==> flow/design.v (excerpt) <==
module processor(clk,rst,ld,kernel,o_img_re,o_img_addr,i_img_data,
                 o_out_we,o_out_addr,o_out_data,o_complete);
==> flow/config.mk <==
export PLATFORM = sky130hd
export DESIGN_NAME = processor
export DESIGN_NICKNAME = processor
export VERILOG_FILES = /design/flow/design.v
export SDC_FILE = /design/flow/constraint.sdc
export NUM_CORES = 4
export LEC_CHECK = 0
export CAP_MARGIN = 0
export CORE_MARGIN = 2
export CORE_UTILIZATION = 72
export CTS_CLUSTER_DIAMETER = 53
export CTS_CLUSTER_SIZE = 13
export PLACE_DENSITY = 0.42
export SETUP_SLACK_MARGIN = 0.71
export SLEW_MARGIN = 20
==> flow/constraint.sdc <==
create_clock -name core_clock -period 3.56 [get_ports {clk}]
set_input_delay 0.7120 -clock core_clock [delete_from_list [all_inputs] [get_ports {clk}]]
set_output_delay 0.7120 -clock core_clock [all_outputs]
set_load 0.01 [all_outputs]
run.sh (not shown) runs the stock make flow with config.mk's settings and CLKGATE_MAP_FILE=.
The first run ended with an error in 5_1_grt.
Edit:
- CAP_MARGIN: 0 -> 20
- CORE_UTILIZATION: 72 -> 25
- CTS_CLUSTER_DIAMETER: 53 -> not set
- CTS_CLUSTER_SIZE: 13 -> not set
- PLACE_DENSITY: 0.42 -> not set
- SETUP_SLACK_MARGIN: 0.71 -> not set
- clock period: 3.56 -> 9.18 ns (I/O delays scaled with it)
Outcome: The new run finished with timing, DRC and antenna clean. Area after synthesis is unchanged. Synthesized cell count does not change. Die size increases to 2.9 times its value.
Edit:
- CORE_UTILIZATION: 25 -> 72
- CTS_CLUSTER_SIZE: not set -> 43
- PLACE_DENSITY_LB_ADDON: not set -> 0.03
- clock period: 9.18 -> 3.78 ns (I/O delays scaled with it)
The changed run did not get past 5_1_grt with GRT-0116.
Synthesized cell count is unchanged.
Synthesized area does not change.
Die area came out lower by well over a third.
Edit:
- CORE_UTILIZATION: 72 -> 62
- CTS_CLUSTER_SIZE: 43 -> not set
- PLACE_DENSITY: not set -> 0.35
- PLACE_DENSITY_LB_ADDON: 0.03 -> not set
- SETUP_SLACK_MARGIN: not set -> 0.73
- clock period: 3.78 -> 7.75 ns (I/O delays scaled with it)
With this change the flow completed without violations.
Synthesized area stays the same.
Die size came out higher by 16%.
Synthesized cell count does not change.

========
Setup of run A:
Starting RTL as in the previous note.
clock: 5.64 ns
lec_check: 0
cap_margin: 40
core_margin: 2
core_utilization: 57
cts_cluster_size: 14
slew_margin: 20
Run A finished every stage; the final checks, however, were not passed, the failures being negative setup slack.
Changes in run B relative to run A:
Settings: MAX_ROUTING_LAYER now met5, previously not set; CAP_MARGIN now 20, was 40; GPL_TIMING_DRIVEN now 0, previously not set; HOLD_SLACK_MARGIN now 0.28, previously not set; CORE_UTILIZATION now 39, was 57; CTS_CLUSTER_SIZE no longer set, was 14; TNS_END_PERCENT now 75, previously not set; the clock period (ns, I/O delays scaled along) now 5.96, was 5.64.
Taking run A as the reference point, the count of clock-buffer cells in the layout of run B rises by 5.8%.
Ran to the end and failed final checks on negative setup slack: run B.
Any difference in post-layout instance area between run A and run B is small enough to ignore.
Placed cell area (lower): run B
Input changes introduced in run C (baseline for comparison: run B):
Settings: TNS_END_PERCENT removed (was 75); MAX_ROUTING_LAYER removed (was met5); GPL_TIMING_DRIVEN removed (was 0); CORE_UTILIZATION changed from 39 to 21; HOLD_SLACK_MARGIN removed (was 0.28); the clock period (ns, I/O delays scaled along) changed from 5.96 to 17.3.
--- outcome ---
Final checks on run B, whose flow otherwise completed, came back failing, citing negative setup slack. Run C finished every step from synthesis to the final layout, and the layout passed the timing, design-rule and antenna checks. Wire length of the first global-routing pass came out lower on run C than on run B. Actual slew at the worst max-slew pin in run C is 0.072 ns below run B. Diff run C and run B: sequential share of layout area higher in run C. Looking at global routing met2 resource utilization, run C sits 28 points lower than run B does.
Changes in run D relative to run C:
Settings: MAX_ROUTING_LAYER now met4, previously not set; CAP_MARGIN now 5, was 20; CORE_UTILIZATION now 68, was 21; CTS_CLUSTER_DIAMETER now 42, previously not set; the clock period (ns, I/O delays scaled along) now 7.57, was 17.3.
[summary]
Run D: it failed with a tool error in 5_1_grt, so there are no final results. Initial standard-cell utilization of the core, run C and run D, higher one = run D. Run D ends up with lower width of the die than run C does. Worst setup timing slack at the placement stage ends up higher on run C. Compared with run C, run D shows a number of rows created at floorplan that is 107 lower. Run D vs run C: die height down by more than a quarter.
Setup changes, run D to run E
Settings: CORE_UTILIZATION now 40, was 68; CTS_CLUSTER_DIAMETER no longer set, was 42; MIN_ROUTING_LAYER now met2, previously not set; MAX_ROUTING_LAYER no longer set, was met4; CELL_PAD_IN_SITES_GLOBAL_PLACEMENT now 2, previously not set; GPL_TIMING_DRIVEN now 0, previously not set; CELL_PAD_IN_SITES_DETAIL_PLACEMENT now 1, previously not set; the clock period (ns, I/O delays scaled along) now 5.21, was 7.57.
==> results <==
Run status, run E: aborted in 5_1_grt, error GRT-0116. 5_1_grt: run D exited with error. Run D -> run E: number of library cell types mapped by synthesis delta 0, exact match. [run E] area of the die rose about 70% relative to run D. Compared with run D, in run E area of the core region rose 71%; post-place setup slack now smaller; estimated wirelength of the detail-placed design climbed about 33%; number of buffers added by the clock tree synthesis step -0.62%; die width picked up an extra 30%. On row count, the lower figure sits with run D, not run E. Run D -> run E: sequential area share after synthesis delta 0, exact match. Number of placed instances with taps included: run E > run D.

========
build 30:
Starting RTL as in the previous note.
==> flow/design.v (excerpt) <==
module processor(clk,rst,ld,kernel,o_img_re,o_img_addr,i_img_data,
                 o_out_we,o_out_addr,o_out_data,o_complete);
==> flow/config.mk <==
export PLATFORM = sky130hd
export DESIGN_NAME = processor
export DESIGN_NICKNAME = processor
export VERILOG_FILES = /design/flow/design.v
export SDC_FILE = /design/flow/constraint.sdc
export NUM_CORES = 4
export LEC_CHECK = 0
export ABC_AREA = 1
export CAP_MARGIN = 20
export CELL_PAD_IN_SITES_GLOBAL_PLACEMENT = 3
export CORE_MARGIN = 2
export CORE_UTILIZATION = 30
export MAX_ROUTING_LAYER = met4
export MIN_ROUTING_LAYER = met1
export SLEW_MARGIN = 40
export TNS_END_PERCENT = 80
==> flow/constraint.sdc <==
create_clock -name core_clock -period 11.0 [get_ports {clk}]
set_input_delay 2.2000 -clock core_clock [delete_from_list [all_inputs] [get_ports {clk}]]
set_output_delay 2.2000 -clock core_clock [all_outputs]
set_load 0.01 [all_outputs]
Build 30 completed; timing, DRC and antenna clean
Edits applied to the flow inputs when going from build 30 to build 80:
==> flow/config.mk <==
export PLATFORM = sky130hd
export DESIGN_NAME = processor
export DESIGN_NICKNAME = processor
export VERILOG_FILES = /design/flow/design.v
export SDC_FILE = /design/flow/constraint.sdc
export NUM_CORES = 4
export LEC_CHECK = 0
export CAP_MARGIN = 20
export CORE_MARGIN = 2
export CORE_UTILIZATION = 40
export SLEW_MARGIN = 20
==> flow/constraint.sdc <==
create_clock -name core_clock -period 9.18 [get_ports {clk}]
set_input_delay 1.8360 -clock core_clock [delete_from_list [all_inputs] [get_ports {clk}]]
set_output_delay 1.8360 -clock core_clock [all_outputs]
set_load 0.01 [all_outputs]
Results
From build 30 to build 80 the numbers moved as follows: power density over the cells now sits higher; core box area now sits lower. Final area in build 80 is about 9% lower than in build 30. Sequential cell count (build 80 over build 30): decrease, 24. Build 80 against build 30: final critical-path required period saw a decrease; fraction of met3 tracks used by global routing increased 3.8 points; routed wire length now sits lower; global-route wire length before repair lower; maximum frequency moved up. Diff build 30 -> build 80 | power | increase of 12%. Comparing build 30 and build 80, the higher estimated wirelength of the detail-placed design was measured on build 30.
Relative to build 80, the following input files were edited for build 55:
--- a/flow/config.mk
+++ b/flow/config.mk
@@ -7,5 +7,10 @@
 export LEC_CHECK = 0
 export CAP_MARGIN = 20
+export CORE_ASPECT_RATIO = 0.5
 export CORE_MARGIN = 2
-export CORE_UTILIZATION = 40
+export CORE_UTILIZATION = 72
+export CTS_CLUSTER_DIAMETER = 356
+export CTS_CLUSTER_SIZE = 100
+export PLACE_DENSITY = 0.36
 export SLEW_MARGIN = 20
+export TNS_END_PERCENT = 10
==> flow/constraint.sdc <==
create_clock -name core_clock -period 5.44 [get_ports {clk}]
set_input_delay 1.0880 -clock core_clock [delete_from_list [all_inputs] [get_ports {clk}]]
set_output_delay 1.0880 -clock core_clock [all_outputs]
set_load 0.01 [all_outputs]
### Flow results
Build 55 never completed, since it errored out during global routing (5_1_grt). From build 55 to build 80, fraction of the mapped netlist area in adder cells did not move at all. Between build 80 and build 55, the flow reports number of rows created at floorplan decreasing by more than a quarter. Build 80 → build 55: area fraction in mux cells did not really move, final HPWL from detailed placement picked up an extra 16%, number of cells upsized or downsized after cts shows an increase of 135, cell count after synthesis held steady, count of placed standard cells including taps went down. Changes observed in build 55 relative to build 80: global placement routability congestion shows an increase of 11%; post-synthesis cell type count shows no meaningful change.

========
processor again, from the RTL that the note above started with.
make LEC_CHECK=0 ABC_AREA=1 CAP_MARGIN=15 CELL_PAD_IN_SITES_DETAIL_PLACEMENT=2 CELL_PAD_IN_SITES_GLOBAL_PLACEMENT=3 CORE_MARGIN=2 CORE_UTILIZATION=30 GPL_TIMING_DRIVEN=0 MAX_ROUTING_LAYER=met5 MIN_ROUTING_LAYER=met1 SETUP_SLACK_MARGIN=0.99 SLEW_MARGIN=40 TNS_END_PERCENT=80 finish   # period 11.0 ns
The baseline produced a clean layout.
Change:
==> flow/config.mk (replaced) <==
export PLATFORM = sky130hd
export DESIGN_NAME = processor
export DESIGN_NICKNAME = processor
export VERILOG_FILES = /design/flow/design.v
export SDC_FILE = /design/flow/constraint.sdc
export NUM_CORES = 4
export LEC_CHECK = 0
export CAP_MARGIN = 5
export CORE_MARGIN = 2
export CORE_UTILIZATION = 70
export CTS_CLUSTER_SIZE = 42
export GPL_TIMING_DRIVEN = 1
export HOLD_SLACK_MARGIN = 0.28
export MAX_ROUTING_LAYER = met5
export SLEW_MARGIN = 20
export TNS_END_PERCENT = 75
==> flow/constraint.sdc (replaced) <==
create_clock -name core_clock -period 5.96 [get_ports {clk}]
set_input_delay 1.1920 -clock core_clock [delete_from_list [all_inputs] [get_ports {clk}]]
set_output_delay 1.1920 -clock core_clock [all_outputs]
set_load 0.01 [all_outputs]
=> With this change the flow failed in global routing (5_1_grt) (GRT-0116); die size went down by 60%; area after synthesis falls by 8.3%; synthesized cell count fell by 40%.

========
Starting RTL as in the previous note.
// processor
module processor(clk,rst,ld,kernel,o_img_re,o_img_addr,i_img_data,
                 o_out_we,o_out_addr,o_out_data,o_complete);
input clk,rst,ld;
input [143:0] kernel;
output o_img_re;
output [16:0] o_img_addr;
input [7:0] i_img_data;
output o_out_we;
output [15:0] o_out_addr;
output [7:0] o_out_data;
output o_complete;
wire pc_ctrl_sig;
wire [31:0] new_pc,o_pc,o_instr;
wire [36:0] WB_DATA;
wire wb_en;
wire [2:0] o_ctrl_alu;
wire o_bse,o_rd_ctrl,o_en;
wire [5:0] o_funct;
wire [4:0] o_shift_amt;
wire [31:0] o_a,o_b,o_b_ex,o_se,o_aluout_ex,o_mem_data,o_aluout_mem;
wire [4:0] o_rd,o_rd_ex,o_rd_mem;
wire [2:0] o_ctrl_mux,o_ctrl_mux_ex;
wire complete;
assign o_complete = complete;
IF    instruction_fetch(clk,rst,ld,kernel,new_pc,pc_ctrl_sig,o_pc,o_instr,complete);
ID    instruction_decode(clk,rst,ld,wb_en,WB_DATA[36:32],WB_DATA[31:0],o_pc,o_instr,o_ctrl_alu,o_bse,o_funct,o_shift_amt,o_a,o_b,o_se,o_rd,o_ctrl_mux,new_pc,pc_ctrl_sig);
EX    execute(clk,rst,ld,o_ctrl_alu,o_bse,o_funct,o_shift_amt,o_a,o_b,o_se,o_rd,o_ctrl_mux,o_ctrl_mux_ex,o_aluout_ex,o_b_ex,o_rd_ex);
  ...
==> flow/config.mk <==
export PLATFORM = sky130hd
export DESIGN_NAME = processor
export DESIGN_NICKNAME = processor
export VERILOG_FILES = /design/flow/design.v
export SDC_FILE = /design/flow/constraint.sdc
export NUM_CORES = 4
export LEC_CHECK = 0
export CAP_MARGIN = 20
export CORE_MARGIN = 2
export CORE_UTILIZATION = 72
export CTS_CLUSTER_SIZE = 42
export GPL_TIMING_DRIVEN = 1
export HOLD_SLACK_MARGIN = 0.28
export MAX_ROUTING_LAYER = met5
export PLACE_DENSITY_LB_ADDON = 0.26
export SLEW_MARGIN = 20
export TNS_END_PERCENT = 75
==> flow/constraint.sdc <==
create_clock -name core_clock -period 7.23 [get_ports {clk}]
set_input_delay 1.4460 -clock core_clock [delete_from_list [all_inputs] [get_ports {clk}]]
set_output_delay 1.4460 -clock core_clock [all_outputs]
set_load 0.01 [all_outputs]
The starting point failed in global routing.
Rerun with:
Settings changed: CORE_UTILIZATION 72 to 40, CTS_CLUSTER_SIZE 42 to unset, GPL_TIMING_DRIVEN 1 to unset, HOLD_SLACK_MARGIN 0.28 to unset, MAX_ROUTING_LAYER met5 to unset, PLACE_DENSITY_LB_ADDON 0.26 to unset, TNS_END_PERCENT 75 to unset.
Clock period 7.23 ns to 11.9 ns, I/O delays scaled along.
This time the run produced a clean layout. Synthesized area is unchanged. Die size rises by 79%. Synthesized cell count does not change.
Rerun with:
Settings changed: CORE_UTILIZATION 40 to 72, CTS_CLUSTER_DIAMETER set to 389, CTS_CLUSTER_SIZE set to 99, PLACE_DENSITY_LB_ADDON set to 0.02, SETUP_SLACK_MARGIN set to 0.73, TNS_END_PERCENT set to 5.
Clock period 11.9 ns to 5.1 ns, I/O delays scaled along.
What happened: The changed run did not get past global routing. Synthesized area stays the same. Die size went down by about 44%. Synthesized cell count stays the same.
Rerun with:
Settings changed: CORE_UTILIZATION 72 to 39, CTS_CLUSTER_DIAMETER 389 to unset, CTS_CLUSTER_SIZE 99 to unset, PLACE_DENSITY_LB_ADDON 0.02 to unset, SETUP_SLACK_MARGIN 0.73 to unset, TNS_END_PERCENT 5 to unset.
Clock period 5.1 ns to 13.3 ns, I/O delays scaled along.
Result: The changed run produced a clean layout. Die size went up by 84%. Area after synthesis is unchanged. Synthesized cell count stays the same.

========
== JK ==
Starting RTL as in the previous note.
clock: 5.21 ns
lec_check: 0
cap_margin: 0
cell_pad_in_sites_global_placement: 1
core_margin: 2
core_utilization: 39
cts_cluster_diameter: 310
cts_cluster_size: 14
gpl_routability_driven: 0
gpl_timing_driven: 0
hold_slack_margin: 0.28
max_routing_layer: met5
slew_margin: 20
tns_end_percent: 25
To summarise JK: no stage aborted, but the layout did not pass its checks, failing on negative setup slack.
Changes in MS relative to JK:
- putting MIN_ROUTING_LAYER at met2 where nothing was set
- swapping 39 for 40 in CORE_UTILIZATION
- clearing HOLD_SLACK_MARGIN, which used to be 0.28
- swapping met5 for met4 in MAX_ROUTING_LAYER
- clearing CTS_CLUSTER_SIZE, which used to be 14
- clearing CTS_CLUSTER_DIAMETER, which used to be 310
- swapping 0 for 5 in CAP_MARGIN
- putting SETUP_SLACK_MARGIN at 1.31 where nothing was set
- clearing GPL_ROUTABILITY_DRIVEN, which used to be 0
- clearing TNS_END_PERCENT, which used to be 25
- swapping 1 for 2 in CELL_PAD_IN_SITES_GLOBAL_PLACEMENT
- putting CELL_PAD_IN_SITES_DETAIL_PLACEMENT at 1 where nothing was set
- putting PLACE_DENSITY at 0.61 where nothing was set
Results
Tool error GRT-0116 stopped MS during global routing; no final results.
Number of buffers inserted during clock tree synthesis in MS is about 40% higher than in JK
Relative to JK, horizontal die size has decreased by 1.2% in MS.
Between MS and JK, it is MS whose depth of the CTS H-tree is higher, by 1.
JK -> MS: count of input and output buffers delta 0, exact match
MS vs. JK: die extent in y saw a decrease, core region area fell by about 2.4%.
Compared to JK, MS was floorplanned on a smaller die.
Yosys stat chip area: JK vs MS identical
Input-level comparison between AL and MS:
- setting CORE_ASPECT_RATIO to 1.47 for the first time
- setting ABC_AREA to 1 for the first time
- setting TNS_END_PERCENT to 45 for the first time
- changing CELL_PAD_IN_SITES_DETAIL_PLACEMENT from 1 to 2
- setting GPL_ROUTABILITY_DRIVEN to 0 for the first time
- changing the clock period (ns, I/O delays scaled along) from 5.21 to 9.58
==> comparison <==
AL: number of rows created at floorplan higher than MS
In the reports for AL and MS, the larger HPWL after detailed placement belongs to AL.
AL — post-synth tally of flip-flops with integrated enable 24 higher, MS as reference
Each of AL and MS falls short of a clean finish.
Tool error GRT-0116 stopped AL during global routing; no final results.
Measured against each other, AL and MS differ in post-cts gate resize count, the higher figure coming from MS.
Total standard cell area after synthesis (lower): MS
What TR does differently from AL at the input level:
- an added CTS_CLUSTER_SIZE of 14
- a deleted ABC_AREA that had been 1
- a deleted GPL_TIMING_DRIVEN that had been 0
- an added CTS_CLUSTER_DIAMETER of 365
- a deleted PLACE_DENSITY that had been 0.61
- a deleted CORE_ASPECT_RATIO that had been 1.47
- a deleted TNS_END_PERCENT that had been 45
- a change of CAP_MARGIN from 5 to 20
- a deleted MAX_ROUTING_LAYER that had been met4
- a deleted CELL_PAD_IN_SITES_DETAIL_PLACEMENT that had been 2
- a deleted MIN_ROUTING_LAYER that had been met2
- a change of CORE_UTILIZATION from 40 to 57
- a deleted CELL_PAD_IN_SITES_GLOBAL_PLACEMENT that had been 2
- a deleted SETUP_SLACK_MARGIN that had been 1.31
- a deleted GPL_ROUTABILITY_DRIVEN that had been 0
- a change of the clock period (ns, I/O delays scaled along) from 9.58 to 5.3
## What came out
Ran to the end and failed final checks on negative setup slack: TR.
NOTE number of synthesized flops with an enable pin AL->TR decreased by a few percent
Looking at combined area of all synthesized cells, TR sits about 8% lower than AL does.
On post-synthesis adder-cell area fraction: TR sits above AL.
TR has simple logic cell fraction of the synthesized area below what AL had.
Re post-synthesis cell count: TR is 40% down on AL.
Area of the core shrinks by more than a quarter when moving from AL to TR.
TR against AL: number of sinks handled by clock tree synthesis now smaller, y dimension of the die now smaller, area enclosed by the die boundary now smaller, synthesized chip area reported by yosys now smaller.
## Diff of input files: PW against TR
- CORE_UTILIZATION now 39, was 57
- HOLD_SLACK_MARGIN now 0.28, previously not set
- TNS_END_PERCENT now 75, previously not set
- MAX_ROUTING_LAYER now met5, previously not set
- GPL_TIMING_DRIVEN now 1, previously not set
- CTS_CLUSTER_DIAMETER no longer set, was 365
- the clock period (ns, I/O delays scaled along) now 5.44, was 5.3
- Ran to the end and failed final checks on negative setup slack: PW.
- Measured against TR, the total die size of PW comes out at 1.5 times the reference value.
- Taking TR as the reference, in PW switching share of total power increased 0.36 points, met2 capacity usage during global routing went down 14 points.
- Measured against each other, TR and PW differ in non-filler instance count after layout, the lower figure coming from TR.
- Relative to TR, final-layout non-clock buffer area share decreased by 0.68 points in PW.
- Against TR, PW reports a hold slack that is lower.
- Cmp PW vs TR: power after layout higher in PW
- Comparing TR and PW, the higher aggregate routed wire length is on PW.
- PW vs TR, via count went down by 0.68%.
- When the final numbers for TR and PW were put side by side, the maximum clock frequency turned out to be smaller in PW.
Power is estimated from default activity; no workload was simulated.
